wip/indigo:
Design FFT_TOB, start of the top module:
module FFT_TOB  # ( parameter   DEPTH_BUTTER_ONE    = 8    ,
                                DEPTH_BUTTER_TWO    = 4    ,
                                DEPTH_BUTTER_THREE  = 2    ,
                                DEPTH_BTTER_FOUR    = 1    ,  
                                WIDTH               = 16   ,
                                STAGES              = 6    ,
                                FIXED_POINT         = 11   )
( 
input     wire    signed      [WIDTH-1:0]     Input_re          ,
input     wire    signed      [WIDTH-1:0]     Input_Im          ,
input     wire                                cordic_Valid      ,
input     wire                                clk               ,
input     wire                                rst               ,
output    wire    signed      [WIDTH-1:0]     Output_FFT_Re     ,
output    wire    signed      [WIDTH-1:0]     Output_FFT_Im     ,
output    wire                                Data_Valid    
);
wire   [STAGES-1:0]   control_output        ;
wire                  multiplier_enable     ;
wire                  mux_selection         ;
wire     [WIDTH-1:0]  output_re_stage_one   ;
wire     [WIDTH-1:0]  output_im_stage_one   ;
wire     [WIDTH-1:0]  output_re_stage_two   ;
wire     [WIDTH-1:0]  output_im_stage_two   ;
wire     [WIDTH-1:0]  output_re_stage_three ;
wire     [WIDTH-1:0]  output_im_stage_three ;
wire     [WIDTH-1:0]  output_re_swap_one    ;
wire     [WIDTH-1:0]  output_im_swap_one    ;
wire     [WIDTH-1:0]  output_re_swap_two    ;
wire     [WIDTH-1:0]  output_im_swap_two    ;
wire     [WIDTH-1:0]  output_re_twiddle     ;
wire     [WIDTH-1:0]  output_im_twiddle     ;
wire     [WIDTH-1:0]  output_re_multiplier  ;
wire     [WIDTH-1:0]  output_im_multiplier  ;
wire     [WIDTH-1:0]  output_re_mux         ;
wire     [WIDTH-1:0]  output_im_mux         ;
Control_Unit #(.WIDTH(WIDTH),.STAGES(STAGES)) U1_Control
(
.clk                 (clk)                  ,   
  ...
For scale: ~490 flip-flops, about 54000 um2 of cells after synthesis.
Settings: LEC_CHECK=0, ABC_AREA=1, CAP_MARGIN=20, CORE_ASPECT_RATIO=0.5, CORE_MARGIN=2, CORE_UTILIZATION=72, CTS_CLUSTER_DIAMETER=339, CTS_CLUSTER_SIZE=100, PLACE_DENSITY=0.39, SETUP_SLACK_MARGIN=3.66, SLEW_MARGIN=20; clock period 12.3 ns.
run.sh (not shown) runs the stock make flow with config.mk's settings and CLKGATE_MAP_FILE=.
wip/indigo: aborted in global routing (5_1_grt) (tool error)
Input-level comparison between wip/sierra and wip/indigo:
==> flow/config.mk <==
export PLATFORM = sky130hd
export DESIGN_NAME = FFT_TOB
export DESIGN_NICKNAME = FFT_TOB
export VERILOG_FILES = /design/flow/design.v
export SDC_FILE = /design/flow/constraint.sdc
export NUM_CORES = 4
export LEC_CHECK = 0
export CAP_MARGIN = 20
export CELL_PAD_IN_SITES_GLOBAL_PLACEMENT = 2
export CORE_MARGIN = 2
export CORE_UTILIZATION = 40
export SLEW_MARGIN = 20
export TNS_END_PERCENT = 55
==> flow/constraint.sdc <==
create_clock -name core_clock -period 27.0 [get_ports {clk}]
set_input_delay 5.4000 -clock core_clock [delete_from_list [all_inputs] [get_ports {clk}]]
set_output_delay 5.4000 -clock core_clock [all_outputs]
set_load 0.01 [all_outputs]
==> comparison <==
wip/sierra — post-synthesis share of cell area spent on xor and xnor gates 2.5 points higher, wip/indigo as reference
Having completed the whole flow, wip/sierra delivered a layout that passed the timing, design-rule and antenna checks.
Comparing wip/sierra against wip/indigo, there is no change at all in post-cts hold-fix buffer tally.
Relative to wip/indigo, the die area of wip/sierra is higher by 77%.
Compared with wip/indigo, in wip/sierra HPWL reported at the end of detailed placement has decreased; area of the synthesized netlist per yosys stat has decreased; synthesized cell area has decreased.
The following lists how wip/quartz was set up differently from wip/sierra:
diff --git a/flow/config.mk b/flow/config.mk
--- a/flow/config.mk
+++ b/flow/config.mk
@@ -9 +8,0 @@
-export CELL_PAD_IN_SITES_GLOBAL_PLACEMENT = 2
@@ -11 +10,3 @@
-export CORE_UTILIZATION = 40
+export CORE_UTILIZATION = 72
+export CTS_CLUSTER_DIAMETER = 339
+export CTS_CLUSTER_SIZE = 100
@@ -13 +13,0 @@
-export TNS_END_PERCENT = 55
==> flow/constraint.sdc <==
create_clock -name core_clock -period 15.1 [get_ports {clk}]
set_input_delay 3.0200 -clock core_clock [delete_from_list [all_inputs] [get_ports {clk}]]
set_output_delay 3.0200 -clock core_clock [all_outputs]
set_load 0.01 [all_outputs]
--- outcome ---
Status(wip/quartz) = ERROR, stage = global routing (5_1_grt)
Delta (wip/quartz minus wip/sierra): number of placed instances, taps included fell by 3.7%; part of the Yosys area used for sequential elements stayed essentially flat; y dimension of the die fell by about 25%.
Re die area: wip/quartz and wip/sierra aren't equal, and the lower value belongs to wip/quartz.
diff inputs: wip/quartz => wip/amber
diff --git a/flow/config.mk b/flow/config.mk
--- a/flow/config.mk
+++ b/flow/config.mk
@@ -10,3 +10,3 @@
-export CORE_UTILIZATION = 72
-export CTS_CLUSTER_DIAMETER = 339
-export CTS_CLUSTER_SIZE = 100
+export CORE_UTILIZATION = 65
+export CTS_CLUSTER_SIZE = 43
+export SETUP_SLACK_MARGIN = -0.95
@@ -13,0 +14 @@
+export TNS_END_PERCENT = 5
==> flow/constraint.sdc <==
create_clock -name core_clock -period 15.8 [get_ports {clk}]
set_input_delay 3.1600 -clock core_clock [delete_from_list [all_inputs] [get_ports {clk}]]
set_output_delay 3.1600 -clock core_clock [all_outputs]
set_load 0.01 [all_outputs]
==> results <==
- In wip/amber the implementation completed, yet the final layout does not meet the checks, the culprit being setup timing.
- wip/amber against wip/quartz: area fraction in full adders, half adders and majority gates ~0 delta; core utilization at floorplan -6.9 points; die footprint +11%; total placed cells including tap cells +1.3%; number of placement rows +5.
- On wip/amber: number of resized instances in the post-cts repair step is 113 lower than what wip/quartz gave.


Starting RTL as in the previous note.
make LEC_CHECK=0 ABC_AREA=1 CAP_MARGIN=20 CORE_ASPECT_RATIO=1.05 CORE_MARGIN=2 CORE_UTILIZATION=72 CTS_CLUSTER_DIAMETER=31 CTS_CLUSTER_SIZE=72 GPL_ROUTABILITY_DRIVEN=1 HOLD_SLACK_MARGIN=-0.08 MIN_ROUTING_LAYER=met1 PLACE_DENSITY_LB_ADDON=0.21 SETUP_SLACK_MARGIN=3.54 SLEW_MARGIN=25 TNS_END_PERCENT=30 finish   # period 28.6 ns
The starting point finished with timing, DRC and antenna clean.
Rerun with:
CORE_ASPECT_RATIO = not set   (was 1.05)
CTS_CLUSTER_DIAMETER = 255   (was 31)
CTS_CLUSTER_SIZE = not set   (was 72)
GPL_ROUTABILITY_DRIVEN = not set   (was 1)
HOLD_SLACK_MARGIN = 0.3   (was -0.08)
MIN_ROUTING_LAYER = not set   (was met1)
PLACE_DENSITY_LB_ADDON = not set   (was 0.21)
SETUP_SLACK_MARGIN = -1.97   (was 3.54)
SLEW_MARGIN = 20   (was 25)
TNS_END_PERCENT = not set   (was 30)
clock period = 19.9 ns   (was 28.6 ns; I/O delays follow)
=> The new run did not get past 5_1_grt on GRT-0232. Area after synthesis does not change. Die area hardly moves. Synthesized cell count stays the same.
Rerun with:
CORE_UTILIZATION = 70   (was 72)
Result:
- With this change the flow completed, yet does not pass: negative setup slack
- die area increases by a few percent
- synthesized area does not change
- synthesized cell count does not change
